### constraint.sdc
create_clock -name core_clock -period 4.83 [get_ports {clk}]
set_input_delay 0.9660 -clock core_clock [delete_from_list [all_inputs] [get_ports {clk}]]
set_output_delay 0.9660 -clock core_clock [all_outputs]
set_load 0.01 [all_outputs]
### design.v
module cache(
    clk,
    proc_reset,
    proc_read,
    proc_write,
    proc_addr,
    proc_wdata,
    proc_stall,
    proc_rdata,
    mem_read,
    mem_write,
    mem_addr,
    mem_rdata,
    mem_wdata,
    mem_ready
);
    input          clk;
    input          proc_reset;
    input          proc_read, proc_write;
    input   [29:0] proc_addr;
    input   [31:0] proc_wdata;
    output 	reg        proc_stall;
    output  reg [31:0] proc_rdata;
    input  [127:0] mem_rdata;
    input          mem_ready;
    output   reg    mem_read, mem_write;
    output reg [27:0] mem_addr;
    output reg [127:0] mem_wdata;
    wire [1:0]read_and_write;
	assign read_and_write = {proc_read , proc_write};
	reg [127:0]block_0, block_1, block_2, block_3, block_4, block_5, block_6, block_7,block;
	reg [127:0]block_next_0, block_next_1, block_next_2, block_next_3, block_next_4, block_next_5, block_next_6, block_next_7, block_next;
	reg [7:0]dirty;
	reg [7:0]dirty_next;
	reg [7:0]valid;
	reg [7:0]valid_next;
	reg [24:0]tag_0, tag_1, tag_2, tag_3, tag_4, tag_5, tag_6, tag_7;
	reg [24:0]tag_next_0, tag_next_1, tag_next_2, tag_next_3, tag_next_4, tag_next_5, tag_next_6, tag_next_7;
	reg [31:0] block_to_read;
	reg [127:0]block_to_write;
	reg [24:0]tag;
	reg [1:0]block_offset;
	reg dirty_now;
	reg valid_now;
	reg [31:0] proc_wdata_place;
	reg [1:0] state, next_state;						 
	reg hit, stall;
	always@(*)							 
	begin
		case (proc_addr[4:2])
			3'b000:
				begin
					tag = tag_0;
					dirty_now = dirty[0];
					valid_now = valid[0];
					block = block_0;
				end
			3'b001:
				begin
					tag = tag_1;
					dirty_now = dirty[1];
					valid_now = valid[1];
					block = block_1;
				end
			3'b010:
				begin
					tag = tag_2;
					dirty_now = dirty[2];
					valid_now = valid[2];
					block = block_2;
				end
			3'b011:
				begin
					tag = tag_3;
					dirty_now = dirty[3];
					valid_now = valid[3];
					block = block_3;
				end
			3'b100:
				begin
					tag = tag_4;
					dirty_now = dirty[4];
					valid_now = valid[4];
					block = block_4;
				end
			3'b101:
				begin
					tag = tag_5;
					dirty_now = dirty[5];
					valid_now = valid[5];
					block = block_5;
				end
			3'b110:
				begin
					tag = tag_6;
					dirty_now = dirty[6];
					valid_now = valid[6];
					block = block_6;
				end
			3'b111:
				begin
					tag = tag_7;
					dirty_now = dirty[7];
					valid_now = valid[7];
					block = block_7;
				end
		endcase
	end
	always@(*)					 
	begin
		if (proc_read)
		begin
		case(proc_addr[1:0])
			2'b00:
				begin
					block_to_read = block[31:0];
				end
			2'b01:
				begin
					block_to_read = block[63:32];
				end
			2'b10:
				begin
					block_to_read = block[95:64];
				end
			2'b11:
				begin
					block_to_read = block[127:96];
				end
			endcase
		end
		else
		begin
			block_to_read = 32'b0;
		end
	end
	always@(*)					 
	begin
		if (proc_write)
		begin
			case (proc_addr[1:0])
			2'b00:
				begin
					block_to_write = {block[127:32], proc_wdata};
				end
			2'b01:
				begin
					block_to_write = {block[127:64], proc_wdata, block[31:0]};
				end
			2'b10:
				begin
					block_to_write = {block[127:96], proc_wdata, block[63:0]};
				end
			2'b11:
				begin
					block_to_write = {proc_wdata , block[95:0]};
				end
			endcase
		end
		else
		begin
			block_to_write = 128'd0;
		end
	end
	always@(*)					 
	begin
		if (valid_now && ~state[1] && ~state[0] && (proc_addr[29:5] == tag ))
			begin
				hit = 1'b1;
				stall = 1'b0;
			end
		else
			begin
				hit = 1'b0;
				stall = 1'b1;
			end
	end
	always@(*)					 
	begin
		case (state)
			2'b00:				 
				begin
					tag_next_0 = tag_0;
					tag_next_1 = tag_1;
					tag_next_2 = tag_2;
					tag_next_3 = tag_3;
					tag_next_4 = tag_4;
					tag_next_5 = tag_5;
					tag_next_6 = tag_6;
					tag_next_7 = tag_7;
					if (proc_write && hit)
						begin
							case(proc_addr[4:2])
								3'b000:
									begin
										valid_next = valid;
										dirty_next = dirty;
										valid_next[0] = 1'b1;
										dirty_next[0] = 1'b1;
										block_next_0 = block_to_write;
										block_next_1 = block_1;
										block_next_2 = block_2;
										block_next_3 = block_3;
										block_next_4 = block_4;
										block_next_5 = block_5;
										block_next_6 = block_6;
										block_next_7 = block_7;
									end
								3'b001:
									begin
										valid_next = valid;
										dirty_next = dirty;
										valid_next[1] = 1'b1;
										dirty_next[1] = 1'b1;
										block_next_0 = block_0;
										block_next_1 = block_to_write;
										block_next_2 = block_2;
										block_next_3 = block_3;
										block_next_4 = block_4;
										block_next_5 = block_5;
										block_next_6 = block_6;
										block_next_7 = block_7;
									end
								3'b010:
									begin
										valid_next = valid;
										dirty_next = dirty;
										valid_next[2] = 1'b1;
										dirty_next[2] = 1'b1;
										block_next_0 = block_0;
										block_next_1 = block_1;
										block_next_2 = block_to_write;
										block_next_3 = block_3;
										block_next_4 = block_4;
										block_next_5 = block_5;
										block_next_6 = block_6;
										block_next_7 = block_7;
									end
								3'b011:
									begin
										valid_next = valid;
										dirty_next = dirty;
										valid_next[3] = 1'b1;
										dirty_next[3] = 1'b1;
										block_next_0 = block_0;
										block_next_1 = block_1;
										block_next_2 = block_2;
										block_next_3 = block_to_write;
										block_next_4 = block_4;
										block_next_5 = block_5;
										block_next_6 = block_6;
										block_next_7 = block_7;
									end
								3'b100:
									begin
										valid_next = valid;
										dirty_next = dirty;
										valid_next[4] = 1'b1;
										dirty_next[4] = 1'b1;
										block_next_0 = block_0;
										block_next_1 = block_1;
										block_next_2 = block_2;
										block_next_3 = block_3;
										block_next_4 = block_to_write;
										block_next_5 = block_5;
										block_next_6 = block_6;
										block_next_7 = block_7;
									end
								3'b101:
									begin
										valid_next = valid;
										dirty_next = dirty;
										valid_next[5] = 1'b1;
										dirty_next[5] = 1'b1;
										block_next_0 = block_0;
										block_next_1 = block_1;
										block_next_2 = block_2;
										block_next_3 = block_3;
										block_next_4 = block_4;
										block_next_5 = block_to_write;
										block_next_6 = block_6;
										block_next_7 = block_7;
									end
								3'b110:
									begin
										valid_next = valid;
										dirty_next = dirty;
										valid_next[6] = 1'b1;
										dirty_next[6] = 1'b1;
										block_next_0 = block_0;
										block_next_1 = block_1;
										block_next_2 = block_2;
										block_next_3 = block_3;
										block_next_4 = block_4;
										block_next_5 = block_5;
										block_next_6 = block_to_write;
										block_next_7 = block_7;
									end
								3'b111:
									begin
										valid_next = valid;
										dirty_next = dirty;
										valid_next[7] = 1'b1;
										dirty_next[7] = 1'b1;
										block_next_0 = block_0;
										block_next_1 = block_1;
										block_next_2 = block_2;
										block_next_3 = block_3;
										block_next_4 = block_4;
										block_next_5 = block_5;
										block_next_6 = block_6;
										block_next_7 = block_to_write;
									end
								endcase
						end
					else
						begin
							valid_next = valid;
							dirty_next = dirty;
							block_next_0 = block_0;
							block_next_1 = block_1;
							block_next_2 = block_2;
							block_next_3 = block_3;
							block_next_4 = block_4;
							block_next_5 = block_5;
							block_next_6 = block_6;
							block_next_7 = block_7;
						end
				end
			2'b01:					 
				begin
					valid_next = valid;
					dirty_next = dirty;				
					tag_next_0 = tag_0;
					tag_next_1 = tag_1;
					tag_next_2 = tag_2;
					tag_next_3 = tag_3;
					tag_next_4 = tag_4;
					tag_next_5 = tag_5;
					tag_next_6 = tag_6;
					tag_next_7 = tag_7;
					block_next_0 = block_0;
					block_next_1 = block_1;
					block_next_2 = block_2;
					block_next_3 = block_3;
					block_next_4 = block_4;
					block_next_5 = block_5;
					block_next_6 = block_6;
					block_next_7 = block_7;
				end
			2'b10:			 
				begin
					case (proc_addr[4:2])
						3'b000:
							begin
							valid_next = valid;
							dirty_next = dirty;
							valid_next[0] = 1'b1;
							dirty_next[0] = 1'b0;
							tag_next_0 = proc_addr[29:5];
							tag_next_1 = tag_1;
							tag_next_2 = tag_2;
							tag_next_3 = tag_3;
							tag_next_4 = tag_4;
							tag_next_5 = tag_5;
							tag_next_6 = tag_6;
							tag_next_7 = tag_7;
							block_next_0 = mem_rdata;
							block_next_1 = block_1;
							block_next_2 = block_2;
							block_next_3 = block_3;
							block_next_4 = block_4;
							block_next_5 = block_5;
							block_next_6 = block_6;
							block_next_7 = block_7;
							end
						3'b001:
							begin
							valid_next = valid;
							dirty_next = dirty;
							valid_next[1] = 1'b1;
							dirty_next[1] = 1'b0;
							tag_next_0 = tag_0;
							tag_next_1 = proc_addr[29:5];
							tag_next_2 = tag_2;
							tag_next_3 = tag_3;
							tag_next_4 = tag_4;
							tag_next_5 = tag_5;
							tag_next_6 = tag_6;
							tag_next_7 = tag_7;
							block_next_0 = block_0;
							block_next_1 = mem_rdata;
							block_next_2 = block_2;
							block_next_3 = block_3;
							block_next_4 = block_4;
							block_next_5 = block_5;
							block_next_6 = block_6;
							block_next_7 = block_7;	
							end
						3'b010:
							begin
							valid_next = valid;
							dirty_next = dirty;
							valid_next[2] = 1'b1;
							dirty_next[2] = 1'b0;
							tag_next_0 = tag_0;
							tag_next_1 = tag_1;
							tag_next_2 = proc_addr[29:5];
							tag_next_3 = tag_3;
							tag_next_4 = tag_4;
							tag_next_5 = tag_5;
							tag_next_6 = tag_6;
							tag_next_7 = tag_7;
							block_next_0 = block_0;
							block_next_1 = block_1;
							block_next_2 = mem_rdata;
							block_next_3 = block_3;
							block_next_4 = block_4;
							block_next_5 = block_5;
							block_next_6 = block_6;
							block_next_7 = block_7;	
							end
						3'b011:
							begin
							valid_next = valid;
							dirty_next = dirty;
							valid_next[3] = 1'b1;
							dirty_next[3] = 1'b0;
							tag_next_0 = tag_0;
							tag_next_1 = tag_1;
							tag_next_2 = tag_2;
							tag_next_3 = proc_addr[29:5];
							tag_next_4 = tag_4;
							tag_next_5 = tag_5;
							tag_next_6 = tag_6;
							tag_next_7 = tag_7;
							block_next_0 = block_0;
							block_next_1 = block_1;
							block_next_2 = block_2;
							block_next_3 = mem_rdata;
							block_next_4 = block_4;
							block_next_5 = block_5;
							block_next_6 = block_6;
							block_next_7 = block_7;	
							end
						3'b100:
							begin
							valid_next = valid;
							dirty_next = dirty;
							valid_next[4] = 1'b1;
							dirty_next[4] = 1'b0;
							tag_next_0 = tag_0;
							tag_next_1 = tag_1;
							tag_next_2 = tag_2;
							tag_next_3 = tag_3;
							tag_next_4 = proc_addr[29:5];
							tag_next_5 = tag_5;
							tag_next_6 = tag_6;
							tag_next_7 = tag_7;
							block_next_0 = block_0;
							block_next_1 = block_1;
							block_next_2 = block_2;
							block_next_3 = block_3;
							block_next_4 = mem_rdata;
							block_next_5 = block_5;
							block_next_6 = block_6;
							block_next_7 = block_7;	
							end
						3'b101:
							begin
							valid_next = valid;
							dirty_next = dirty;
							valid_next[5] = 1'b1;
							dirty_next[5] = 1'b0;
							tag_next_0 = tag_0;
							tag_next_1 = tag_1;
							tag_next_2 = tag_2;
							tag_next_3 = tag_3;
							tag_next_4 = tag_4;
							tag_next_5 = proc_addr[29:5];
							tag_next_6 = tag_6;
							tag_next_7 = tag_7;
							block_next_0 = block_0;
							block_next_1 = block_1;
							block_next_2 = block_2;
							block_next_3 = block_3;
							block_next_4 = block_4;
							block_next_5 = mem_rdata;
							block_next_6 = block_6;
							block_next_7 = block_7;	
							end
						3'b110:
							begin
							valid_next = valid;
							dirty_next = dirty;
							valid_next[6] = 1'b1;
							dirty_next[6] = 1'b0;
							tag_next_0 = tag_0;
							tag_next_1 = tag_1;
							tag_next_2 = tag_2;
							tag_next_3 = tag_3;
							tag_next_4 = tag_4;
							tag_next_5 = tag_5;
							tag_next_6 = proc_addr[29:5];
							tag_next_7 = tag_7;
							block_next_0 = block_0;
							block_next_1 = block_1;
							block_next_2 = block_2;
							block_next_3 = block_3;
							block_next_4 = block_4;
							block_next_5 = block_5;
							block_next_6 = mem_rdata;
							block_next_7 = block_7;	
							end
						3'b111:
							begin
							valid_next = valid;
							dirty_next = dirty;
							valid_next[7] = 1'b1;
							dirty_next[7] = 1'b0;
							tag_next_0 = tag_0;
							tag_next_1 = tag_1;
							tag_next_2 = tag_2;
							tag_next_3 = tag_3;
							tag_next_4 = tag_4;
							tag_next_5 = tag_5;
							tag_next_6 = tag_6;
							tag_next_7 = proc_addr[29:5];
							block_next_0 = block_0;
							block_next_1 = block_1;
							block_next_2 = block_2;
							block_next_3 = block_3;
							block_next_4 = block_4;
							block_next_5 = block_5;
							block_next_6 = block_6;
							block_next_7 = mem_rdata;					
							end
					endcase
				end
			2'b11:					 
				begin
					valid_next = valid;
					dirty_next = dirty;				
					tag_next_0 = tag_0;
					tag_next_1 = tag_1;
					tag_next_2 = tag_2;
					tag_next_3 = tag_3;
					tag_next_4 = tag_4;
					tag_next_5 = tag_5;
					tag_next_6 = tag_6;
					tag_next_7 = tag_7;
					block_next_0 = block_0;
					block_next_1 = block_1;
					block_next_2 = block_2;
					block_next_3 = block_3;
					block_next_4 = block_4;
					block_next_5 = block_5;
					block_next_6 = block_6;
					block_next_7 = block_7;
				end
			endcase	
	end
	always@(*)					 
	begin
		case(state)
			2'b00:				 
				begin
					proc_stall = stall;
					mem_read = 1'b0;
					mem_write= 1'b0;
					mem_addr = 28'b0;
					mem_wdata= 128'b0;
					if (proc_read && hit)
						begin
							proc_rdata = block_to_read;
						end
					else
						begin
							proc_rdata = 32'b0;
						end
				end
			2'b01:				 
				begin
					proc_stall = 1'b1;
					proc_rdata = 32'b0;
					mem_read = 1'b0;
					mem_write= 1'b1;
					mem_addr = {tag , proc_addr[4:2]};
					mem_wdata= block;
				end
			2'b10:				 
				begin
					proc_stall = 1'b1;
					proc_rdata = 32'b0;
					mem_read = 1'b1;
					mem_write= 1'b0;
					mem_addr = proc_addr[29:2];					
					mem_wdata=128'b0;
				end
			2'b11:
				begin
					proc_stall = 1'b1;
					proc_rdata = 32'b0;
					mem_read = 1'b1;
					mem_write= 1'b0;
					mem_addr = proc_addr[29:2];					
					mem_wdata=128'b0;
				end
		endcase
	end
	always@(*)						 
	begin
		case(state)
			2'b00:					 
				begin
					if (hit)
						begin
							next_state = 2'b00;
						end
					else if (dirty_now)
						begin
							next_state = 2'b01;
						end
					else
						begin
							next_state = 2'b10;
						end
				end
			2'b01:					 
				begin
					if (mem_ready)
						begin
						next_state = 2'b10;
						end
					else
						begin
						next_state = 2'b01;
						end
				end
			2'b10:					 
				begin
					if (mem_ready)
						begin
							next_state = 2'b00;
						end
					else
						begin
							next_state = 2'b10;
						end
				end
			2'b11:
				begin
					next_state = 2'b11;
				end
			endcase
	end
always@( posedge clk or posedge proc_reset ) begin
    if( proc_reset ) begin
			state <= 2'b00;
			block_0 <= 128'b0;
			block_1 <= 128'b0;
			block_2 <= 128'b0;
			block_3 <= 128'b0;
			block_4 <= 128'b0;
			block_5 <= 128'b0;
			block_6 <= 128'b0;
			block_7 <= 128'b0;
			valid <= 8'd0;
			dirty <= 8'd0;
			tag_0 <= 25'd0;
			tag_1 <= 25'd0;
			tag_2 <= 25'd0;
			tag_3 <= 25'd0;
			tag_4 <= 25'd0;
			tag_5 <= 25'd0;
			tag_6 <= 25'd0;
			tag_7 <= 25'd0;
    end
    else begin
		valid <= valid_next;
		dirty <= dirty_next;
		tag_0 <= tag_next_0;
		tag_1 <= tag_next_1;
		tag_2 <= tag_next_2;
		tag_3 <= tag_next_3;
		tag_4 <= tag_next_4;
		tag_5 <= tag_next_5;
		tag_6 <= tag_next_6;
		tag_7 <= tag_next_7;
		state <= next_state;
		block_0 <= block_next_0;
		block_1 <= block_next_1;
		block_2 <= block_next_2;
		block_3 <= block_next_3;
		block_4 <= block_next_4;
		block_5 <= block_next_5;
		block_6 <= block_next_6;
		block_7 <= block_next_7;
    end
end
endmodule
### config.mk
export PLATFORM = sky130hd
export DESIGN_NAME = cache
export DESIGN_NICKNAME = cache
export VERILOG_FILES = /design/flow/design.v
export SDC_FILE = /design/flow/constraint.sdc
export NUM_CORES = 4
export LEC_CHECK = 0
export CAP_MARGIN = 20
export CORE_MARGIN = 2
export CORE_UTILIZATION = 72
export CTS_CLUSTER_SIZE = 36
export MAX_ROUTING_LAYER = met4
export PLACE_DENSITY = 0.67
export SLEW_MARGIN = 20
export TNS_END_PERCENT = 5
### run.sh
#!/bin/bash
# the make line also repeats each setting of config.mk as NAME=value (left out here)
make -C /OpenROAD-flow-scripts/flow DESIGN_CONFIG=/design/flow/config.mk WORK_HOME=/design/flow/orfs CLKGATE_MAP_FILE= finish
==> flow_metrics.env, run 1 <==
# implementation run metrics
export IMPL_vias=51633
export IMPL_period_used=1.02
export IMPL_clk_power_mw=9.92
export IMPL_most_common_cell="dfrtp_1"
export IMPL_crit_type="in -> out"
export IMPL_cts_tree="built"
export IMPL_yosysUniqueCellTypes=70
export IMPL_yosys_area_share_simple=0.0599
export IMPL_area_delta_synth_final_pct=24.1
export IMPL_peakVddDrop_mv=0.431
export IMPL_syn_area_mm2=0.0608
export IMPL_logic_family="multiplexers"
export IMPL_tightestPinTransition_ns=1.25
export IMPL_port_buffers=385
export IMPL_dpl_hpwl_mm=151
export IMPL_avgSynthCellArea_um2=12.0
export IMPL_rsz0062_at_grt="yes"
export IMPL_clk_pin_slew_ns=0.06
export IMPL_postLayoutCoreUtil=0.903
export IMPL_ys_top_cells_by_count="dfrtp_1, mux2_2, nor2_1, o21ai_0, mux2_1"
export IMPL_crit_path_frequent_cell="buf_4"
export IMPL_leakagePower_nw=34.1
export IMPL_maxSlewHeadroom=0.161
export IMPL_worst_slack_ns=-0.0843
export IMPL_ys_cells=5074
export IMPL_clock_latency_ns=0.73
export IMPL_first_global_vias=53376
export IMPL_fp_dieH_um=295
export IMPL_cp_depth=14
export IMPL_status="failed layout checks"
export IMPL_skew_ns=0.0281
export IMPL_clockBufferDepth=3
export IMPL_adder_share=0
export IMPL_cp_max_fo=18
export IMPL_power_group_top="sequential cells"
export IMPL_worstHoldStart="valid[7]"
export IMPL_clock_sinks=1242
export IMPL_enable_flop_cells=0
export IMPL_crit_slowest_cell="a211oi_1"
export IMPL_crit_end="proc_rdata[19]"
export IMPL_num_io_pins=386
export IMPL_max_freq_ghz=0.203
export IMPL_fp_utilization=0.727
export IMPL_period_needed_ns=4.91
export IMPL_syn_instance_count=5074
export IMPL_seqPwrFrac=0.406
export IMPL_wl_per_cell_um=33.2
export IMPL_synth_warnings=1
export IMPL_xor_area_frac=0.00288
export IMPL_power_share_clock=0.223
export IMPL_hp_class="reg -> reg"
export IMPL_place_congestion=1.04
export IMPL_hold_end="valid[7]"
export IMPL_seq_cell_power_mw=18.0
export IMPL_end_kind="output pin"
export IMPL_worstPathArrival_ns=3.95
export IMPL_holdPathStages=1
export IMPL_synth_async_reset_ratio=1.00
export IMPL_synthTopCellsByArea="dfrtp_1, mux2_2, mux2_1"
export IMPL_drv_cap=0
export IMPL_cts_buffers_inserted=121
export IMPL_r2r_cells=12
export IMPL_reg2reg_from="tag_6[12]"
export IMPL_cpLargestDelayFamily="AND-OR/OR-AND gates"
export IMPL_grt_max_degree=177
export IMPL_h_tree_depth=3
export IMPL_layoutNonFillerInstCount=7093
export IMPL_die_w_um=295
export IMPL_final_nets=6075
export IMPL_overflow=0
export IMPL_dieArea_mm2=0.0868
export IMPL_fp_nets=5269
export IMPL_crit_buf_inv=7
export IMPL_warnings=50
export IMPL_synth_top_cell_area_share=0.511
export IMPL_maxSlewViolCount=0
export IMPL_ys_ff=1242
export IMPL_wirelength_mm=235
export IMPL_start_kind="primary input"
export IMPL_drt_vias_per_instance=7.28
export IMPL_setup_viol=6
export IMPL_grt_pass1_wl_mm=346
export IMPL_synthAoiAreaFrac=0.103
export IMPL_root_buffer="clkbuf_16"
export IMPL_so_faults="negative setup slack"
export IMPL_drc=0
export IMPL_yosysTopAreaCell="dfrtp_1"
export IMPL_fill_cells=3455
export IMPL_postRouteAntennaNets=0
export IMPL_core_mm2=0.0836
export IMPL_flop_cell="dfrtp_1"
export IMPL_slowest_delay_ns=0.82
export IMPL_worstPathRequired_ns=3.86
export IMPL_crit_start="proc_addr[2]"
export IMPL_worstReg2RegEnd="block_2[51]"
export IMPL_place_inst=6823
export IMPL_rows=106
export IMPL_grt_antenna_before_repair=24
export IMPL_hold_viol=0
export IMPL_combinationalPowerShare=0.371
export IMPL_ctsHoldBuffers=0
export IMPL_rrSetupSlack_ns=0.98
export IMPL_p_sw_frac=0.355
export IMPL_powerDensity_mw_per_mm2=589
export IMPL_synth_chip_area_mm2=0.0608
export IMPL_path_cells="buf_12 -> buf_6 -> inv_6 -> buf_4 -> buf_4 -> o21ai_0 -> a21boi_0 -> o22ai_1 -> a21oi_1 -> nor2_1 -> buf_4 -> a211oi_1 -> a211oi_1 -> buf_2"
export IMPL_internal_power_mw=28.7
export IMPL_dr_pass1_iters=8
export IMPL_ys_seq_frac=0.511
export IMPL_track_usage=0.562
export IMPL_switching_power_mw=15.7
export IMPL_p_comb_mw=16.5
export IMPL_mux_share=0.284
export IMPL_drt_iter0_markers=7284
metrics by stage:
stage          setup TNS [ns]  worst slack, ns  total power, mW  hold WS [ns]  instance area [um2]
6_report               -0.157          -0.0843             44.4         0.479                75400
5_1_grt                 -1.51           -0.134             45.7         0.497                75400
4_1_cts                -0.244          -0.0658             43.4         0.474                75300
3_5_place_dp           -13.14           -0.483             33.0         0.455                70900
3_3_place_gp           -10.05           -0.412             32.1         0.448                70900
2_1_floorplan               -           -13.30             26.3         0.433                60800
what timing repair did:
action,in CTS,in global routing
pin swaps,15,15
setup buffers,7,5
gates cloned,2,1
gates resized,131,52
endpoints found under the setup margin,32,38
area by class of cell:
type                            count  area [um2]  area share
Timing Repair Buffer             1114       10800       0.144
Multi-Input combinational cell   3374       27800       0.369
Clock buffer                      184        3630      0.0482
Tap cell                         1080        1350      0.0179
Antenna cell                       33        82.6     0.00109
Clock inverter                     39         473     0.00627
Sequential cell                  1242       31100       0.412
Inverter                           27         120     0.00159
metal layers:
metal | part of all wire | global-route usage | vias up
met2 | 0.42 | 0.774 | 4498
met4 | 0.098 | 0.443 | 0
met1 | 0.33 | 0.655 | 25648
met5 | 0 | - | -
li1 | - | - | 20020
met3 | 0.15 | 0.222 | 1467
==> run 2: changes to the inputs <==
- CAP_MARGIN: 20 -> 25
- CORE_UTILIZATION: 72 -> 63
- CTS_CLUSTER_SIZE: 36 -> 68
- MAX_ROUTING_LAYER: met4 -> met5
- SETUP_SLACK_MARGIN: default -> 0.35
- TNS_END_PERCENT: 5 -> 30
- clock period: 4.83 -> 12.7 ns (I/O delays scaled with it)
==> run 2 against run 1 <==
  * Now clean on timing, DRC and antenna
  * Critical path depth decreased by 2
  * Non-clock buffer count decreased by 573
  * Synthesized area unchanged
  * Critical endpoint is now proc_rdata[15]
  * Largest power group unchanged
==> flow_metrics.env, run 2 <==
# implementation run metrics
export IMPL_status="no timing/DRC/antenna violations"
export IMPL_worstHoldStart="tag_2[15]"
export IMPL_end_kind="output pin"
export IMPL_synth_async_reset_ratio=1.00
export IMPL_wirelength_mm=212
export IMPL_crit_start="proc_addr[4]"
export IMPL_internal_power_mw=10.6
export IMPL_synth_top_cell_area_share=0.511
export IMPL_fp_utilization=0.638
export IMPL_core_mm2=0.0953
export IMPL_reg2reg_from="tag_3[10]"
export IMPL_seqPwrFrac=0.419
export IMPL_worstPathArrival_ns=7.43
export IMPL_cts_tree="built"
export IMPL_yosys_area_share_simple=0.0599
export IMPL_crit_type="in -> out"
export IMPL_holdPathStages=2
export IMPL_place_inst=6432
export IMPL_rsz0062_at_grt="no"
export IMPL_syn_instance_count=5074
export IMPL_max_freq_ghz=0.100
export IMPL_powerDensity_mw_per_mm2=228
export IMPL_warnings=60
export IMPL_dr_pass1_iters=6
export IMPL_clock_latency_ns=0.75
export IMPL_cp_max_fo=75
export IMPL_worstPathRequired_ns=10.16
export IMPL_adder_share=0
export IMPL_maxSlewViolCount=0
export IMPL_crit_buf_inv=3
export IMPL_ys_ff=1242
export IMPL_crit_end="proc_rdata[15]"
export IMPL_peakVddDrop_mv=0.190
export IMPL_period_needed_ns=9.97
export IMPL_synth_warnings=1
export IMPL_grt_antenna_before_repair=19
export IMPL_start_kind="primary input"
export IMPL_power_share_clock=0.248
export IMPL_synthTopCellsByArea="dfrtp_1, mux2_2, mux2_1"
export IMPL_enable_flop_cells=0
export IMPL_final_nets=5516
export IMPL_flop_cell="dfrtp_1"
export IMPL_clockBufferDepth=3
export IMPL_power_group_top="sequential cells"
export IMPL_p_comb_mw=5.33
export IMPL_clk_power_mw=3.96
export IMPL_drt_met1_wl_mm=83.2
export IMPL_routed_top_layer="met5"
export IMPL_track_usage=0.431
export IMPL_synthAoiAreaFrac=0.103
export IMPL_rrSetupSlack_ns=7.76
export IMPL_skew_ns=0.0195
export IMPL_cp_depth=12
export IMPL_dpl_hpwl_mm=131
export IMPL_place_congestion=0.936
export IMPL_ctsHoldBuffers=0
export IMPL_wl_met3_mm=24.9
export IMPL_drt_iter0_markers=4951
export IMPL_clock_sinks=1242
export IMPL_fp_dieH_um=315
export IMPL_ys_seq_frac=0.511
export IMPL_combinationalPowerShare=0.334
export IMPL_tightestPinTransition_ns=1.36
export IMPL_r2r_cells=11
export IMPL_path_cells="clkbuf_8 -> nor2b_4 -> a221oi_1 -> o22a_1 -> xnor2_1 -> nor4_1 -> and3_1 -> and4_1 -> nand3_2 -> buf_12 -> a211oi_1 -> clkdlybuf4s50_1"
export IMPL_wl_per_cell_um=31.8
export IMPL_ys_cells=5074
export IMPL_crit_slowest_cell="nor2b_4"
export IMPL_port_buffers=385
export IMPL_drt_vias_per_instance=6.77
export IMPL_rows=113
export IMPL_switching_power_mw=5.41
export IMPL_seq_cell_power_mw=6.69
export IMPL_overflow=0
export IMPL_grt_max_degree=161
export IMPL_xor_area_frac=0.00288
export IMPL_ys_top_cells_by_count="dfrtp_1, mux2_2, nor2_1, o21ai_0, mux2_1"
export IMPL_avgSynthCellArea_um2=12.0
export IMPL_hold_viol=0
export IMPL_wl_met2_mm=91.9
export IMPL_yosysTopAreaCell="dfrtp_1"
export IMPL_cts_setup_buffers=0
export IMPL_period_used=0.785
export IMPL_logic_family="multiplexers"
export IMPL_num_io_pins=386
export IMPL_cpLargestDelayFamily="simple AND/OR/NAND/NOR gates"
export IMPL_drv_cap=0
export IMPL_h_tree_depth=4
export IMPL_syn_area_mm2=0.0608
export IMPL_dieArea_mm2=0.0990
export IMPL_most_common_cell="dfrtp_1"
export IMPL_postRouteAntennaNets=0
export IMPL_leakagePower_nw=30.8
export IMPL_cts_buffers_inserted=135
export IMPL_setup_viol=0
export IMPL_slowest_delay_ns=0.86
export IMPL_layoutNonFillerInstCount=6683
export IMPL_drc=0
export IMPL_fp_nets=5269
export IMPL_fin_tns_setup_ns=0
export IMPL_yosysUniqueCellTypes=70
export IMPL_root_buffer="clkbuf_16"
export IMPL_area_delta_synth_final_pct=15.1
export IMPL_vias=45265
export IMPL_hp_class="reg -> reg"
export IMPL_grt_pass1_wl_mm=311
export IMPL_worstReg2RegEnd="block_4[124]"
export IMPL_first_global_vias=45674
export IMPL_clk_pin_slew_ns=0.06
export IMPL_p_sw_frac=0.339
export IMPL_die_w_um=315
export IMPL_hold_end="tag_2[15]"
export IMPL_maxSlewHeadroom=0.0961
export IMPL_mux_share=0.284
export IMPL_synth_chip_area_mm2=0.0608
export IMPL_post_cts_resized=0
## run 2: per-stage QoR
stage / utilization / worst slack [ns] / area, um2 / hold WS (ns) / power [mW]
after CTS: 0.732 / 2.23 / 69800 / 0.465 / 15.8
after global placement: 0.685 / 2.60 / 65300 / 0.453 / 11.7
after detailed placement: 0.686 / 2.27 / 65400 / 0.450 / 11.9
after global routing: 0.734 / 2.67 / 70000 / 0.492 / 16.7
after floorplan: - / -7.00 / 60800 / 0.433 / 10.0
final: 0.734 / 2.73 / 70000 / 0.469 / 16.0
## run 2: metal layers
metal,vias up,global-route usage
li1,18872,-
met1,23211,0.586
met2,2556,0.622
met3,610,0.135
met4,16,0.224
met5,-,0
## run 2: final cells by class
type	count	area, um2
multi-input cells	3374	27600
inverters	27	120
diodes	7	17.5
repair buffers	541	5190
fillers	6688	25300
flip-flops and latches	1242	31100
clock buffers	198	4070
well taps	1265	1580
clock inverters	29	338
==> run 3: changes to the inputs <==
- ABC_AREA: default -> 1
- CAP_MARGIN: 25 -> 15
- CORE_UTILIZATION: 63 -> 72
- CTS_CLUSTER_SIZE: 68 -> 10
- MAX_ROUTING_LAYER: met5 -> default
- PLACE_DENSITY: 0.67 -> 0.5
- SETUP_SLACK_MARGIN: 0.35 -> 1.17
- TNS_END_PERCENT: 30 -> 5
- clock period: 12.7 -> 5.79 ns (I/O delays scaled with it)
==> run 3 against run 2 <==
  * The flow now stops in 5_1_grt
  * Synthesized area increased by 2.7%
  * Die size decreased by 10%
  * Synthesized cell count increased by 56%
==> flow_metrics.env, run 3 <==
# source this file to load flow results
export IMPL_synthTopCellsByArea="dfrtp_1, nand3_1, nand2_1"
export IMPL_mux_share=0
export IMPL_port_buffers=385
export IMPL_most_common_cell="nand3_1"
export IMPL_synth_top_cell_area_share=0.498
export IMPL_synth_async_reset_ratio=1.00
export IMPL_haltStage="5_1_grt"
export IMPL_flop_cell="dfrtp_1"
export IMPL_core_mm2=0.0855
export IMPL_clockBufferDepth=3
export IMPL_syn_area_mm2=0.0624
export IMPL_adder_share=0
export IMPL_syn_instance_count=7940
export IMPL_logic_family="simple AND/OR/NAND/NOR gates"
export IMPL_die_w_um=298
export IMPL_root_buffer="clkbuf_16"
export IMPL_dieArea_mm2=0.0890
export IMPL_h_tree_depth=4
export IMPL_place_inst=9299
export IMPL_track_usage=0.863
export IMPL_avgSynthCellArea_um2=7.86
export IMPL_fp_utilization=0.729
export IMPL_rows=107
export IMPL_yosysUniqueCellTypes=35
export IMPL_enable_flop_cells=0
export IMPL_yosysTopAreaCell="dfrtp_1"
export IMPL_yosys_area_share_simple=0.333
export IMPL_overflow=267
export IMPL_ctsHoldBuffers=0
export IMPL_fp_dieH_um=298
export IMPL_placed_cell_area_mm2=0.0704
export IMPL_status="stopped before the end"
export IMPL_ys_ff=1242
export IMPL_place_ws_ns=-0.315
export IMPL_fp_nets=8135
export IMPL_xor_area_frac=0
export IMPL_synth_warnings=1
export IMPL_synthAoiAreaFrac=0.108
export IMPL_ys_cells=7940
export IMPL_clock_sinks=1242
export IMPL_dpl_hpwl_mm=167
export IMPL_place_congestion=1.04
export IMPL_synth_chip_area_mm2=0.0624
export IMPL_firstError="[ERROR GRT-0232] Routing congestion too high. Check the congestion heatmap in the GUI."
export IMPL_num_io_pins=386
export IMPL_ys_seq_frac=0.498
export IMPL_cts_buffers_inserted=143
export IMPL_ys_top_cells_by_count="nand3_1, nand2_1, dfrtp_1, o21ai_0, clkbuf_1"
## run 3: what timing repair did
item,4_1_cts
setup endpoints to repair,187
pin swaps,54
buffers inserted,75
gates cloned,14
resized,291
## run 3: through the flow
stage / TNS [ns] / hold slack (ns)
3_3_place_gp: -0.617 / 0.450
3_5_place_dp: -0.881 / 0.459
4_1_cts: 0 / 0.472
2_1_floorplan: - / 0.433
## run 3: metal layers
metal / GRT overflow / GRT usage
met1: 26 / 0.883
met2: 86 / 0.954
met5: 7 / 0.588
met4: 114 / 0.813
met3: 34 / 0.785
==> run 4: changes to the inputs <==
- ABC_AREA: 1 -> default
- CAP_MARGIN: 15 -> 20
- CTS_CLUSTER_DIAMETER: default -> 41
- CTS_CLUSTER_SIZE: 10 -> 51
- MAX_ROUTING_LAYER: default -> met4
- PLACE_DENSITY: 0.5 -> 0.65
- SETUP_SLACK_MARGIN: 1.17 -> 1.32
- TNS_END_PERCENT: 5 -> default
- clock period: 5.79 -> 4.83 ns (I/O delays scaled with it)
==> run 4 against run 3 <==
  * The run again fails in 5_1_grt
  * Synthesized cell count is 36% lower
  * Die size is 2.6% lower
  * Synthesized area is 2.6% lower
==> flow_metrics.env, run 4 <==
# source this file to load flow results
export IMPL_xor_area_frac=0.00288
export IMPL_avgSynthCellArea_um2=12.0
export IMPL_ys_seq_frac=0.511
export IMPL_synth_chip_area_mm2=0.0608
export IMPL_fp_dieH_um=295
export IMPL_die_w_um=295
export IMPL_num_io_pins=386
export IMPL_yosysUniqueCellTypes=70
export IMPL_ys_top_cells_by_count="dfrtp_1, mux2_2, nor2_1, o21ai_0, mux2_1"
export IMPL_root_buffer="clkbuf_16"
export IMPL_yosys_area_share_simple=0.0599
export IMPL_syn_area_mm2=0.0608
export IMPL_syn_instance_count=5074
export IMPL_synthAoiAreaFrac=0.103
export IMPL_cts_buffers_inserted=147
export IMPL_h_tree_depth=4
export IMPL_rows=106
export IMPL_status="stopped before the end"
export IMPL_logic_family="multiplexers"
export IMPL_synth_top_cell_area_share=0.511
export IMPL_synth_warnings=1
export IMPL_mux_share=0.284
export IMPL_fp_utilization=0.727
export IMPL_ys_ff=1242
export IMPL_haltStage="5_1_grt"
export IMPL_dpl_hpwl_mm=151
export IMPL_placed_cell_area_mm2=0.0709
export IMPL_port_buffers=385
export IMPL_synthTopCellsByArea="dfrtp_1, mux2_2, mux2_1"
export IMPL_fp_nets=5269
export IMPL_clock_sinks=1242
export IMPL_ctsHoldBuffers=0
export IMPL_adder_share=0
export IMPL_core_mm2=0.0836
export IMPL_flop_cell="dfrtp_1"
export IMPL_clockBufferDepth=3
export IMPL_yosysTopAreaCell="dfrtp_1"
export IMPL_place_congestion=1.04
export IMPL_most_common_cell="dfrtp_1"
export IMPL_ys_cells=5074
export IMPL_enable_flop_cells=0
export IMPL_synth_async_reset_ratio=1.00
export IMPL_dieArea_mm2=0.0868
-- run 4: metrics by stage --
stage | hold WS, ns | std cells | worst slack [ns]
after floorplan | 0.433 | 5074 | -13.30
after global placement | 0.448 | 6823 | -0.412
after detailed placement | 0.455 | 6823 | -0.483
after CTS | 0.481 | 7152 | 0.00424
-- run 4: timing repair --
item,4_1_cts
setup endpoints to repair,1216
resized,421
gates cloned,14
buffers inserted,44
hold endpoints to repair,0
pin swaps,39
==> run 5: changes to the inputs <==
- CAP_MARGIN: 20 -> 5
- CORE_ASPECT_RATIO: default -> 0.89
- CTS_CLUSTER_DIAMETER: 41 -> default
- CTS_CLUSTER_SIZE: 51 -> 36
- PLACE_DENSITY: 0.65 -> 0.67
- SETUP_SLACK_MARGIN: 1.32 -> default
- TNS_END_PERCENT: default -> 5
==> run 5 against run 4 <==
  * The layout now fails its checks (negative setup slack)
  * Die size is essentially flat
  * Synthesized area unchanged
  * Synthesized cell count is the same
==> flow_metrics.env, run 5 <==
# implementation run metrics
export IMPL_so_faults="negative setup slack"
export IMPL_port_buffers=385
export IMPL_avgSynthCellArea_um2=12.0
export IMPL_dr_pass1_iters=8
export IMPL_whs_ns=0.478
export IMPL_cts_tree="built"
export IMPL_routed_top_layer="met4"
export IMPL_peakVddDrop_mv=0.514
export IMPL_worstPathArrival_ns=4.08
export IMPL_reg2reg_from="tag_6[12]"
export IMPL_start_kind="primary input"
export IMPL_combinationalPowerShare=0.355
export IMPL_ys_cells=5074
export IMPL_hp_class="reg -> reg"
export IMPL_rows=100
export IMPL_synth_async_reset_ratio=1.00
export IMPL_crit_type="in -> out"
export IMPL_postLayoutCoreUtil=0.899
export IMPL_ys_ff=1242
export IMPL_fp_utilization=0.727
export IMPL_synth_top_cell_area_share=0.511
export IMPL_synthTopCellsByArea="dfrtp_1, mux2_2, mux2_1"
export IMPL_holdPathStages=1
export IMPL_crit_slowest_cell="mux2_2"
export IMPL_logic_family="multiplexers"
export IMPL_core_mm2=0.0836
export IMPL_clk_power_mw=10.5
export IMPL_grt_max_degree=144
export IMPL_end_kind="output pin"
export IMPL_xor_area_frac=0.00288
export IMPL_clk_pin_slew_ns=0.06
export IMPL_syn_instance_count=5074
export IMPL_mux_share=0.284
export IMPL_yosysTopAreaCell="dfrtp_1"
export IMPL_clockBufferDepth=3
export IMPL_crit_buf_inv=6
export IMPL_place_ws_ns=-0.427
export IMPL_seq_cell_power_mw=18.0
export IMPL_adder_share=0
export IMPL_max_freq_ghz=0.198
export IMPL_maxSlewHeadroom=0.231
export IMPL_p_sw_frac=0.344
export IMPL_ys_top_cells_by_count="dfrtp_1, mux2_2, nor2_1, o21ai_0, mux2_1"
export IMPL_ys_seq_frac=0.511
export IMPL_wl_per_cell_um=32.3
export IMPL_root_buffer="clkbuf_16"
export IMPL_powerDensity_mw_per_mm2=587
export IMPL_vias=50653
export IMPL_die_w_um=312
export IMPL_drt_iter0_markers=7370
export IMPL_fp_dieH_um=278
export IMPL_worst_slack_ns=-0.221
export IMPL_path_cells="clkbuf_8 -> buf_12 -> mux2_2 -> a22oi_1 -> a311oi_1 -> a2111oi_2 -> nand4_1 -> inv_1 -> and4_4 -> nand3_4 -> buf_6 -> buf_16 -> nor2_1 -> dlygate4sd2_1"
export IMPL_power_share_clock=0.237
export IMPL_grt_pass1_wl_mm=338
export IMPL_drt_vias_per_instance=7.15
export IMPL_cp_depth=14
export IMPL_r2r_cells=14
export IMPL_status="failed layout checks"
export IMPL_cpLargestDelayFamily="buffers and inverters"
export IMPL_worstHoldStart="valid[7]"
export IMPL_hold_end="valid[7]"
export IMPL_period_used=1.05
export IMPL_synthAoiAreaFrac=0.103
export IMPL_power_group_top="sequential cells"
export IMPL_cp_max_fo=24
export IMPL_track_usage=0.542
export IMPL_finalPower_mw=44.1
export IMPL_cts_buffers_inserted=121
export IMPL_postRouteAntennaNets=0
export IMPL_overflow=0
export IMPL_dieArea_mm2=0.0868
export IMPL_setup_viol=33
export IMPL_first_global_vias=51861
export IMPL_rsz0062_at_grt="yes"
export IMPL_place_congestion=0.984
export IMPL_wirelength_mm=229
export IMPL_p_comb_mw=15.7
export IMPL_stdcell_area_mm2=0.0751
export IMPL_yosysUniqueCellTypes=70
export IMPL_period_needed_ns=5.05
export IMPL_area_delta_synth_final_pct=23.6
export IMPL_final_nets=6016
export IMPL_yosys_area_share_simple=0.0599
export IMPL_crit_start="proc_addr[4]"
export IMPL_dpl_hpwl_mm=146
export IMPL_clock_latency_ns=0.73
export IMPL_fp_nets=5269
export IMPL_synth_chip_area_mm2=0.0608
export IMPL_enable_flop_cells=0
export IMPL_num_io_pins=386
export IMPL_h_tree_depth=3
export IMPL_grt_antenna_before_repair=21
export IMPL_worstReg2RegEnd="block_4[12]"
export IMPL_wl_met2_mm=96.7
export IMPL_leakagePower_nw=33.9
export IMPL_flop_cell="dfrtp_1"
export IMPL_skew_ns=0.0277
export IMPL_placed_cell_area_mm2=0.0702
export IMPL_tightestPinTransition_ns=1.14
export IMPL_hold_viol=0
export IMPL_warnings=45
export IMPL_clock_sinks=1242
export IMPL_most_common_cell="dfrtp_1"
export IMPL_wl_met3_mm=34.0
export IMPL_syn_area_mm2=0.0608
export IMPL_crit_end="proc_rdata[22]"
export IMPL_maxSlewViolCount=0
export IMPL_internal_power_mw=29.0
export IMPL_slowest_delay_ns=0.36
export IMPL_rrSetupSlack_ns=0.76
export IMPL_synth_warnings=1
export IMPL_ctsHoldBuffers=0
export IMPL_switching_power_mw=15.2
export IMPL_drv_cap=0
export IMPL_worstPathRequired_ns=3.86
export IMPL_drt_met1_wl_mm=78.7
export IMPL_seqPwrFrac=0.408
export IMPL_drc=0
==> run 5: repair_timing <==
item | CTS | global route
gates cloned | 3 | 3
pin swaps | 4 | 13
buffers inserted | 11 | 10
resized | 143 | 60
setup endpoints to repair | 34 | 40
==> run 5: area by class of cell <==
| cell class | count | area, um2 |
|---|---|---|
| clock inverters | 47 | 708 |
| repair buffers | 1055 | 10200 |
| flip-flops and latches | 1242 | 31100 |
| fillers | 3517 | 8430 |
| diodes | 34 | 85.1 |
| clock buffers | 182 | 3690 |
| well taps | 1122 | 1400 |
| inverters | 27 | 120 |
| multi-input cells | 3374 | 27800 |
==> run 5: per-stage QoR <==
stage          TNS (ns)  instances
4_1_cts           -3.00       7039
5_1_grt           -4.21       7074
3_3_place_gp      -8.75       6796
3_5_place_dp     -10.68       6796
6_report          -3.91       7083
2_1_floorplan         -       5074
==> run 5: routing by layer <==
layer  vias to the layer above  GRT usage
met2                      4223      0.744
met5                         -          -
met4                         0      0.380
met1                     25266      0.669
met3                      1203      0.193
li1                      19961          -
==> run 6: changes to the inputs <==
- ABC_AREA: default -> 0
- CAP_MARGIN: 5 -> 20
- CELL_PAD_IN_SITES_DETAIL_PLACEMENT: default -> 2
- CELL_PAD_IN_SITES_GLOBAL_PLACEMENT: default -> 2
- CORE_ASPECT_RATIO: 0.89 -> default
- CORE_UTILIZATION: 72 -> 30
- CTS_CLUSTER_SIZE: 36 -> 85
- GPL_ROUTABILITY_DRIVEN: default -> 0
- MIN_ROUTING_LAYER: default -> met1
- PLACE_DENSITY: 0.67 -> 0.5
- SETUP_SLACK_MARGIN: default -> 0.85
- TNS_END_PERCENT: 5 -> 10
- clock period: 4.83 -> 10.0 ns (I/O delays scaled with it)
==> run 6 against run 5 <==
  * Now clean on timing, DRC and antenna
  * Count of clock-buffer cells in the layout is 67 higher
  * Die size increased by 140%
  * Clock power is 46% lower
  * Combinational power fell by 55%
  * Synthesized cell count unchanged
  * Synthesized area did not move
  * Worst hold slack hardly changed
  * Utilization down 54 points
  * Critical path depth is 2 lower
  * Global-route usage is 26 points lower
  * First-iteration DRC count fell by 67%
  * Routed wire length increased by 23%
  * Critical path type unchanged
  * Largest power group unchanged
  * Highest routed layer unchanged
==> flow_metrics.env, run 6 <==
# implementation run metrics
export IMPL_syn_area_mm2=0.0608
export IMPL_drt_iter0_markers=2421
export IMPL_grt_antenna_before_repair=23
export IMPL_dpl_hpwl_mm=178
export IMPL_most_common_cell="dfrtp_1"
export IMPL_grt_pass1_wl_mm=399
export IMPL_yosysUniqueCellTypes=70
export IMPL_first_global_vias=49011
export IMPL_dr_pass1_iters=5
export IMPL_combGateArea_mm2=0.0276
export IMPL_worstPathArrival_ns=6.86
export IMPL_maxSlewHeadroom=0.259
export IMPL_holdPathStages=1
export IMPL_worst_slack_ns=1.14
export IMPL_cp_depth=12
export IMPL_xor_area_frac=0.00288
export IMPL_slowest_delay_ns=0.73
export IMPL_wl_per_cell_um=34.5
export IMPL_rows=165
export IMPL_rrSetupSlack_ns=5.40
export IMPL_power_group_top="sequential cells"
export IMPL_hold_end="block_4[93]"
export IMPL_fp_dieH_um=454
export IMPL_warnings=57
export IMPL_crit_slowest_cell="clkdlybuf4s50_1"
export IMPL_synth_chip_area_mm2=0.0608
export IMPL_hp_class="reg -> reg"
export IMPL_fp_nets=5269
export IMPL_synth_async_reset_ratio=1.00
export IMPL_ys_ff=1242
export IMPL_logic_family="multiplexers"
export IMPL_yosysTopAreaCell="dfrtp_1"
export IMPL_ys_cells=5074
export IMPL_root_buffer="clkbuf_16"
export IMPL_clockBufferDepth=3
export IMPL_combinationalPowerShare=0.329
export IMPL_fin_tns_setup_ns=0
export IMPL_yosys_area_share_simple=0.0599
export IMPL_period_needed_ns=8.86
export IMPL_drc=0
export IMPL_period_used=0.886
export IMPL_synthAoiAreaFrac=0.103
export IMPL_num_io_pins=386
export IMPL_end_kind="output pin"
export IMPL_switching_power_mw=7.41
export IMPL_p_comb_mw=6.99
export IMPL_place_ws_ns=0.454
export IMPL_postRouteAntennaNets=0
export IMPL_drt_vias_per_instance=5.44
export IMPL_cpLargestDelayFamily="buffers and inverters"
export IMPL_tightestPinTransition_ns=1.11
export IMPL_clock_sinks=1242
export IMPL_synthTopCellsByArea="dfrtp_1, mux2_2, mux2_1"
export IMPL_vias=44388
export IMPL_seq_cell_power_mw=8.52
export IMPL_whs_ns=0.478
export IMPL_internal_power_mw=13.8
export IMPL_wirelength_mm=281
export IMPL_flop_cell="dfrtp_1"
export IMPL_fp_utilization=0.301
export IMPL_rsz0062_at_grt="no"
export IMPL_cp_max_fo=45
export IMPL_track_usage=0.281
export IMPL_r2r_cells=10
export IMPL_mux_share=0.284
export IMPL_clock_latency_ns=0.81
export IMPL_area_delta_synth_final_pct=19.6
export IMPL_crit_end="proc_rdata[30]"
export IMPL_worstReg2RegEnd="block_0[22]"
export IMPL_clk_pin_slew_ns=0.05
export IMPL_grt_max_degree=145
export IMPL_dieArea_mm2=0.206
export IMPL_final_nets=5555
export IMPL_die_w_um=454
export IMPL_overflow=0
export IMPL_worstHoldStart="block_4[93]"
export IMPL_h_tree_depth=4
export IMPL_drv_cap=0
export IMPL_leakagePower_nw=31.3
export IMPL_adder_share=0
export IMPL_postLayoutCoreUtil=0.360
export IMPL_seqPwrFrac=0.401
export IMPL_power_share_clock=0.269
export IMPL_crit_type="in -> out"
export IMPL_skew_ns=0.0278
export IMPL_reg2reg_from="tag_7[15]"
export IMPL_clk_power_mw=5.71
export IMPL_synth_warnings=1
export IMPL_powerDensity_mw_per_mm2=292
export IMPL_worstPathRequired_ns=8.00
export IMPL_enable_flop_cells=0
export IMPL_p_sw_frac=0.349
export IMPL_crit_buf_inv=4
export IMPL_synth_top_cell_area_share=0.511
export IMPL_cts_setup_buffers=0
export IMPL_core_mm2=0.202
export IMPL_crit_start="proc_addr[4]"
export IMPL_max_freq_ghz=0.113
export IMPL_peakVddDrop_mv=0.188
export IMPL_cts_tree="built"
export IMPL_hold_viol=0
export IMPL_path_cells="buf_8 -> buf_4 -> mux2_2 -> a22oi_1 -> a311oi_1 -> a2111oi_2 -> nand4_1 -> inv_1 -> and4_1 -> nand3_4 -> a211oi_1 -> clkdlybuf4s50_1"
export IMPL_avgSynthCellArea_um2=12.0
export IMPL_fill_cells=20589
export IMPL_finalPower_mw=21.2
export IMPL_port_buffers=385
export IMPL_maxSlewViolCount=0
export IMPL_status="no timing/DRC/antenna violations"
export IMPL_ys_top_cells_by_count="dfrtp_1, mux2_2, nor2_1, o21ai_0, mux2_1"
export IMPL_cts_buffers_inserted=155
export IMPL_start_kind="primary input"
export IMPL_ys_seq_frac=0.511
export IMPL_syn_instance_count=5074
export IMPL_area_sequential_mm2=0.0311
export IMPL_setup_viol=0
## run 6: through the flow
stage / instances / area [um2]
2_1_floorplan: 5074 / 60800
3_3_place_gp: 7869 / 67600
3_5_place_dp: 7870 / 67600
4_1_cts: 8146 / 72700
5_1_grt: 8158 / 72700
6_report: 8160 / 72700
## run 6: timing repair
item / 4_1_cts / 5_1_grt
gates cloned: 0 / 1
hold buffers: 0 / 0
endpoints found under the setup margin: 13 / 1
gates resized: 1 / 0
pin swaps: 0 / 1
## run 6: cell type report
| cell class | instances | area share |
|---|---|---|
| antenna | 9 | 0.000310 |
| clock buffer | 249 | 0.0663 |
| clock inverter | 27 | 0.00363 |
| inverter | 27 | 0.00165 |
| multi-input combinational | 3375 | 0.380 |
| sequential | 1242 | 0.427 |
| tap | 2672 | 0.0460 |
| timing repair buffer | 559 | 0.0749 |
## run 6: layer usage
| metal | wire length [um] | share of wire | track usage | up-vias |
|---|---|---|---|---|
| met4 | 9250 | 0.033 | 0.0859 | 0 |
| met1 | 126000 | 0.45 | 0.363 | 24337 |
| met5 | 0 | 0 | - | - |
| met2 | 139000 | 0.49 | 0.464 | 746 |
| li1 | - | - | - | 18959 |
| met3 | 7270 | 0.026 | 0.0281 | 346 |
==> run 7: changes to the inputs <==
- ABC_AREA: 0 -> default
- CELL_PAD_IN_SITES_DETAIL_PLACEMENT: 2 -> default
- CELL_PAD_IN_SITES_GLOBAL_PLACEMENT: 2 -> default
- CORE_UTILIZATION: 30 -> 72
- CTS_CLUSTER_SIZE: 85 -> default
- GPL_ROUTABILITY_DRIVEN: 0 -> default
- MAX_ROUTING_LAYER: met4 -> default
- MIN_ROUTING_LAYER: met1 -> default
- PLACE_DENSITY: 0.5 -> 0.38
- SETUP_SLACK_MARGIN: 0.85 -> default
- TNS_END_PERCENT: 10 -> default
- clock period: 10.0 -> 9.17 ns (I/O delays scaled with it)
==> run 7 against run 6 <==
  * Die size is 58% lower
  * Sequential power up 9.6%
  * Synthesized cell count did not move
  * Register-to-register slack worse by 0.71 ns
  * Global-route usage is 21 points higher
  * Cell area fell by 4.2%
  * Largest cell class unchanged
  * Largest power group unchanged
==> flow_metrics.env, run 7 <==
# implementation run metrics
export IMPL_status="no timing/DRC/antenna violations"
export IMPL_yosysUniqueCellTypes=70
export IMPL_crit_end="proc_rdata[13]"
export IMPL_place_congestion=0.964
export IMPL_crit_buf_inv=2
export IMPL_stdcell_area_mm2=0.0696
export IMPL_adder_share=0
export IMPL_start_kind="primary input"
export IMPL_ys_top_cells_by_count="dfrtp_1, mux2_2, nor2_1, o21ai_0, mux2_1"
export IMPL_synthTopCellsByArea="dfrtp_1, mux2_2, mux2_1"
export IMPL_power_group_top="sequential cells"
export IMPL_max_freq_ghz=0.117
export IMPL_fp_nets=5269
export IMPL_die_w_um=295
export IMPL_powerDensity_mw_per_mm2=319
export IMPL_worstPathRequired_ns=7.34
export IMPL_num_io_pins=386
export IMPL_clock_sinks=1242
export IMPL_ys_seq_frac=0.511
export IMPL_postRouteAntennaNets=0
export IMPL_end_kind="output pin"
export IMPL_cp_depth=11
export IMPL_worst_slack_ns=0.635
export IMPL_cts_buffers_inserted=131
export IMPL_root_buffer="clkbuf_16"
export IMPL_synth_top_cell_area_share=0.511
export IMPL_path_cells="clkbuf_8 -> nor2_1 -> a221oi_1 -> o22a_1 -> xnor2_1 -> nor4_1 -> and3_1 -> and4_1 -> nand3_2 -> a211oi_1 -> clkdlybuf4s50_1"
export IMPL_dpl_hpwl_mm=130
export IMPL_overflow=0
export IMPL_place_ws_ns=1.01
export IMPL_yosysTopAreaCell="dfrtp_1"
export IMPL_power_share_clock=0.248
export IMPL_port_buffers=385
export IMPL_worstPathArrival_ns=6.70
export IMPL_worstReg2RegEnd="block_5[89]"
export IMPL_enable_flop_cells=0
export IMPL_postLayoutCoreUtil=0.833
export IMPL_seqPwrFrac=0.421
export IMPL_core_mm2=0.0836
export IMPL_p_comb_mw=7.35
export IMPL_syn_area_mm2=0.0608
export IMPL_track_usage=0.490
export IMPL_combinationalPowerShare=0.331
export IMPL_synthAoiAreaFrac=0.103
export IMPL_warnings=57
export IMPL_synth_chip_area_mm2=0.0608
export IMPL_grt_antenna_before_repair=16
export IMPL_skew_ns=0.0237
export IMPL_seq_cell_power_mw=9.34
export IMPL_placed_cell_area_mm2=0.0652
export IMPL_ys_ff=1242
export IMPL_period_used=0.931
export IMPL_vias=46787
export IMPL_slowest_delay_ns=0.86
export IMPL_grt_pass1_wl_mm=311
export IMPL_most_common_cell="dfrtp_1"
export IMPL_period_needed_ns=8.54
export IMPL_xor_area_frac=0.00288
export IMPL_fp_utilization=0.727
export IMPL_first_global_vias=47249
export IMPL_syn_instance_count=5074
export IMPL_synth_warnings=1
export IMPL_rows=106
export IMPL_hold_end="valid[3]"
export IMPL_rrSetupSlack_ns=4.69
export IMPL_final_nets=5478
export IMPL_r2r_cells=10
export IMPL_clock_latency_ns=0.76
export IMPL_ctsHoldBuffers=0
export IMPL_setup_viol=0
export IMPL_logic_family="multiplexers"
export IMPL_tightestPinTransition_ns=1.27
export IMPL_cp_max_fo=56
export IMPL_fin_tns_setup_ns=0
export IMPL_internal_power_mw=14.6
export IMPL_hp_class="reg -> reg"
export IMPL_clk_pin_slew_ns=0.05
export IMPL_h_tree_depth=4
export IMPL_grt_max_degree=162
export IMPL_peakVddDrop_mv=0.243
export IMPL_maxSlewHeadroom=0.149
export IMPL_switching_power_mw=7.64
export IMPL_flop_cell="dfrtp_1"
export IMPL_drv_cap=0
export IMPL_ys_cells=5074
export IMPL_drt_vias_per_instance=7.23
export IMPL_holdPathStages=1
export IMPL_worstHoldStart="valid[3]"
export IMPL_drc=0
export IMPL_wirelength_mm=211
export IMPL_cts_tree="built"
export IMPL_drt_iter0_markers=5923
export IMPL_clockBufferDepth=3
export IMPL_maxSlewViolCount=0
export IMPL_wl_per_cell_um=32.6
export IMPL_fp_dieH_um=295
export IMPL_avgSynthCellArea_um2=12.0
export IMPL_crit_start="proc_addr[4]"
export IMPL_rsz0062_at_grt="no"
export IMPL_cts_setup_buffers=0
export IMPL_clk_power_mw=5.51
export IMPL_crit_type="in -> out"
export IMPL_crit_slowest_cell="nor2_1"
export IMPL_dieArea_mm2=0.0868
export IMPL_leakagePower_nw=30.7
export IMPL_synth_async_reset_ratio=1.00
export IMPL_p_sw_frac=0.344
export IMPL_yosys_area_share_simple=0.0599
export IMPL_reg2reg_from="tag_7[12]"
export IMPL_post_cts_resized=0
export IMPL_dr_pass1_iters=8
export IMPL_area_delta_synth_final_pct=14.6
export IMPL_cpLargestDelayFamily="simple AND/OR/NAND/NOR gates"
export IMPL_hold_viol=0
export IMPL_mux_share=0.284
[run 7: layout make-up]
cell class	count	area (um2)
antenna	7	17.5
clock buffer	192	3940
clock inverter	41	508
fill	4645	13900
inverter	27	120
multi-input combinational	3374	27600
sequential	1242	31100
tap	1080	1350
timing repair buffer	507	5060
[run 7: routing by layer]
metal	up-vias	share of wire	global-route usage
li1	18778	-	-
met1	23596	0.36	0.638
met2	3460	0.42	0.688
met3	929	0.13	0.176
met4	24	0.081	0.337
met5	-	0.0012	0.00964
[run 7: metrics by stage]
stage	instances	power, mW	hold WS (ns)
global route	6464	23.0	0.491
finish	6470	22.2	0.471
global placement	6229	16.0	0.451
CTS	6462	21.9	0.474
floorplan	5074	13.9	0.433
detailed placement	6229	16.4	0.455
==> run 8: changes to the inputs <==
- ABC_AREA: default -> 1
- CELL_PAD_IN_SITES_DETAIL_PLACEMENT: default -> 2
- CORE_UTILIZATION: 72 -> 63
- CTS_CLUSTER_DIAMETER: default -> 154
- GPL_TIMING_DRIVEN: default -> 1
- HOLD_SLACK_MARGIN: default -> -0.04
- MAX_ROUTING_LAYER: default -> met5
- PLACE_DENSITY: 0.38 -> default
- TNS_END_PERCENT: default -> 40
- clock period: 9.17 -> 8.71 ns (I/O delays scaled with it)
==> run 8 against run 7 <==
  * The run now fails in 3_5_place_dp
  * Synthesized cell count increased by 56%
  * Die size increased by 17%
  * Synthesized area increased by 2.7%
==> flow_metrics.env, run 8 <==
# source this file to load flow results
export IMPL_num_io_pins=386
export IMPL_logic_family="simple AND/OR/NAND/NOR gates"
export IMPL_most_common_cell="nand3_1"
export IMPL_status="stopped before the end"
export IMPL_synthTopCellsByArea="dfrtp_1, nand3_1, nand2_1"
export IMPL_place_congestion=0.986
export IMPL_adder_share=0
export IMPL_core_mm2=0.0983
export IMPL_avgSynthCellArea_um2=7.86
export IMPL_ys_top_cells_by_count="nand3_1, nand2_1, dfrtp_1, o21ai_0, clkbuf_1"
export IMPL_yosys_area_share_simple=0.333
export IMPL_synth_warnings=1
export IMPL_haltStage="3_5_place_dp"
export IMPL_synth_top_cell_area_share=0.498
export IMPL_ys_cells=7940
export IMPL_mux_share=0
export IMPL_die_w_um=319
export IMPL_synthAoiAreaFrac=0.108
export IMPL_ys_seq_frac=0.498
export IMPL_fp_utilization=0.635
export IMPL_enable_flop_cells=0
export IMPL_rows=115
export IMPL_dieArea_mm2=0.102
export IMPL_syn_area_mm2=0.0624
export IMPL_flop_cell="dfrtp_1"
export IMPL_synth_chip_area_mm2=0.0624
export IMPL_fp_nets=8135
export IMPL_yosysTopAreaCell="dfrtp_1"
export IMPL_syn_instance_count=7940
export IMPL_fp_dieH_um=319
export IMPL_xor_area_frac=0
export IMPL_yosysUniqueCellTypes=35
export IMPL_firstError="Error: detail_place.tcl, 38 bad optional access"
export IMPL_ys_ff=1242
export IMPL_port_buffers=385
export IMPL_synth_async_reset_ratio=1.00
[run 8: metrics by stage]
step	total power [mW]	setup WS, ns	hold WS (ns)	cells	area (um2)
after floorplan	15.1	-10.20	0.433	7940	62400
after global placement	17.4	0.747	0.448	9022	66600
==> run 9: changes to the inputs <==
- ABC_AREA: 1 -> default
- CELL_PAD_IN_SITES_DETAIL_PLACEMENT: 2 -> default
- CORE_UTILIZATION: 63 -> 55
- CTS_CLUSTER_DIAMETER: 154 -> default
- GPL_TIMING_DRIVEN: 1 -> default
- HOLD_SLACK_MARGIN: -0.04 -> default
- MAX_ROUTING_LAYER: met5 -> default
- PLACE_DENSITY: default -> 0.5
- TNS_END_PERCENT: 40 -> default
- clock period: 8.71 -> 4.83 ns (I/O delays scaled with it)
==> run 9 against run 8 <==
  * Now fails the layout checks on negative setup slack
  * Die size increased by 11%
  * Synthesized area decreased by 2.6%
  * Synthesized cell count decreased by 36%
==> flow_metrics.env, run 9 <==
# implementation run metrics
export IMPL_cts_tree="built"
export IMPL_placed_cell_area_mm2=0.0718
export IMPL_stdcell_area_mm2=0.0769
export IMPL_worstPathArrival_ns=3.92
export IMPL_seq_cell_power_mw=17.6
export IMPL_grt_pass1_wl_mm=333
export IMPL_reg2reg_from="tag_7[0]"
export IMPL_rows=121
export IMPL_first_global_vias=47369
export IMPL_combinationalPowerShare=0.362
export IMPL_clock_latency_ns=0.75
export IMPL_track_usage=0.406
export IMPL_flop_cell="dfrtp_1"
export IMPL_ys_cells=5074
export IMPL_rsz0062_at_grt="yes"
export IMPL_r2r_cells=14
export IMPL_cpLargestDelayFamily="simple AND/OR/NAND/NOR gates"
export IMPL_path_cells="clkbuf_16 -> or3_4 -> buf_8 -> nor2_1 -> buf_4 -> nor2_1 -> a22oi_1 -> nand4_1 -> nor3_4 -> and4_4 -> nand3_2 -> buf_12 -> a211oi_1 -> clkdlybuf4s15_1"
export IMPL_h_tree_depth=4
export IMPL_yosysUniqueCellTypes=70
export IMPL_overflow=0
export IMPL_clockBufferDepth=3
export IMPL_clk_power_mw=10.6
export IMPL_synthAoiAreaFrac=0.103
export IMPL_most_common_cell="dfrtp_1"
export IMPL_postRouteAntennaNets=0
export IMPL_switching_power_mw=14.9
export IMPL_start_kind="primary input"
export IMPL_synthTopCellsByArea="dfrtp_1, mux2_2, mux2_1"
export IMPL_mux_share=0.284
export IMPL_worstReg2RegEnd="block_0[102]"
export IMPL_skew_ns=0.0233
export IMPL_worst_slack_ns=-0.0554
export IMPL_clock_sinks=1242
export IMPL_syn_area_mm2=0.0608
export IMPL_ys_top_cells_by_count="dfrtp_1, mux2_2, nor2_1, o21ai_0, mux2_1"
export IMPL_hold_viol=0
export IMPL_internal_power_mw=29.3
export IMPL_power_share_clock=0.240
export IMPL_num_io_pins=386
export IMPL_hp_class="reg -> reg"
export IMPL_peakVddDrop_mv=0.388
export IMPL_dpl_hpwl_mm=160
export IMPL_ys_seq_frac=0.511
export IMPL_fp_dieH_um=336
export IMPL_drc=0
export IMPL_ys_ff=1242
export IMPL_port_buffers=385
export IMPL_syn_instance_count=5074
export IMPL_max_freq_ghz=0.205
export IMPL_drv_cap=0
export IMPL_enable_flop_cells=0
export IMPL_cp_depth=14
export IMPL_leakagePower_nw=34.7
export IMPL_crit_slowest_cell="or3_4"
export IMPL_worstHoldStart="block_4[10]"
export IMPL_logic_family="multiplexers"
export IMPL_synth_top_cell_area_share=0.511
export IMPL_synth_chip_area_mm2=0.0608
export IMPL_slowest_delay_ns=0.45
export IMPL_drt_iter0_markers=4959
export IMPL_rrSetupSlack_ns=1.08
export IMPL_fp_utilization=0.556
export IMPL_period_used=1.01
export IMPL_area_delta_synth_final_pct=26.5
export IMPL_crit_type="in -> out"
export IMPL_crit_buf_inv=5
export IMPL_grt_antenna_before_repair=13
export IMPL_synth_async_reset_ratio=1.00
export IMPL_ctsHoldBuffers=0
export IMPL_seqPwrFrac=0.398
export IMPL_root_buffer="clkbuf_16"
export IMPL_hold_end="block_4[10]"
export IMPL_status="failed layout checks"
export IMPL_wirelength_mm=231
export IMPL_vias=47794
export IMPL_fp_nets=5269
export IMPL_power_group_top="sequential cells"
export IMPL_fill_cells=8179
export IMPL_p_sw_frac=0.337
export IMPL_layoutNonFillerInstCount=7524
export IMPL_powerDensity_mw_per_mm2=575
export IMPL_grt_max_degree=141
export IMPL_maxSlewHeadroom=0.206
export IMPL_synth_warnings=1
export IMPL_cts_buffers_inserted=139
export IMPL_dieArea_mm2=0.113
export IMPL_place_inst=7261
export IMPL_crit_start="proc_addr[4]"
export IMPL_crit_end="proc_rdata[14]"
export IMPL_final_nets=6136
export IMPL_yosysTopAreaCell="dfrtp_1"
export IMPL_tightestPinTransition_ns=1.18
export IMPL_core_mm2=0.109
export IMPL_drt_vias_per_instance=6.35
export IMPL_end_kind="output pin"
export IMPL_holdPathStages=1
export IMPL_worstPathRequired_ns=3.86
export IMPL_cp_max_fo=31
export IMPL_place_congestion=0.963
export IMPL_adder_share=0
export IMPL_avgSynthCellArea_um2=12.0
export IMPL_crit_path_frequent_cell="nor2_1"
export IMPL_dr_pass1_iters=6
export IMPL_p_comb_mw=16.0
export IMPL_warnings=41
export IMPL_clk_pin_slew_ns=0.05
export IMPL_xor_area_frac=0.00288
export IMPL_setup_viol=6
export IMPL_so_faults="negative setup slack"
export IMPL_period_needed_ns=4.89
export IMPL_place_ws_ns=-0.648
export IMPL_maxSlewViolCount=0
export IMPL_yosys_area_share_simple=0.0599
export IMPL_wl_per_cell_um=30.8
export IMPL_die_w_um=336
==> run 9: what timing repair did <==
| item | 4_1_cts | 5_1_grt |
|---|---|---|
| resized | 88 | 65 |
| cloned | 3 | 4 |
| setup endpoints to repair | 33 | 36 |
| endpoints found under the hold margin | 0 | 0 |
| buffers inserted | 4 | 3 |
| pin swaps | 12 | 4 |
==> run 9: cell type report <==
type                       instances  area, um2  share of cell area
clock inverter                    43        443             0.00576
inverter                          27        120             0.00156
sequential                      1242      31100               0.404
tap                             1476       1850              0.0240
timing repair buffer            1157      11500               0.150
clock buffer                     204       4090              0.0532
antenna                            1       2.50           0.0000325
multi-input combinational       3374      27800               0.361
==> run 9: metal layers <==
layer	GRT usage	routed length (um)
met1	0.569	95200
met2	0.609	102000
met3	0.103	23900
met4	0.159	10100
met5	0	96
==> run 9: stage by stage <==
step / power, mW / TNS, ns / utilization / hold WS (ns)
finish: 44.2 / -0.223 / 0.704 / 0.477
global placement: 32.7 / -11.99 / 0.657 / 0.459
floorplan: 26.3 / - / - / 0.433
CTS: 43.9 / -0.0000315 / 0.701 / 0.477
global route: 46.2 / -0.782 / 0.704 / 0.487
detailed placement: 33.2 / -17.44 / 0.657 / 0.464
Power is estimated from default activity; no workload was simulated.
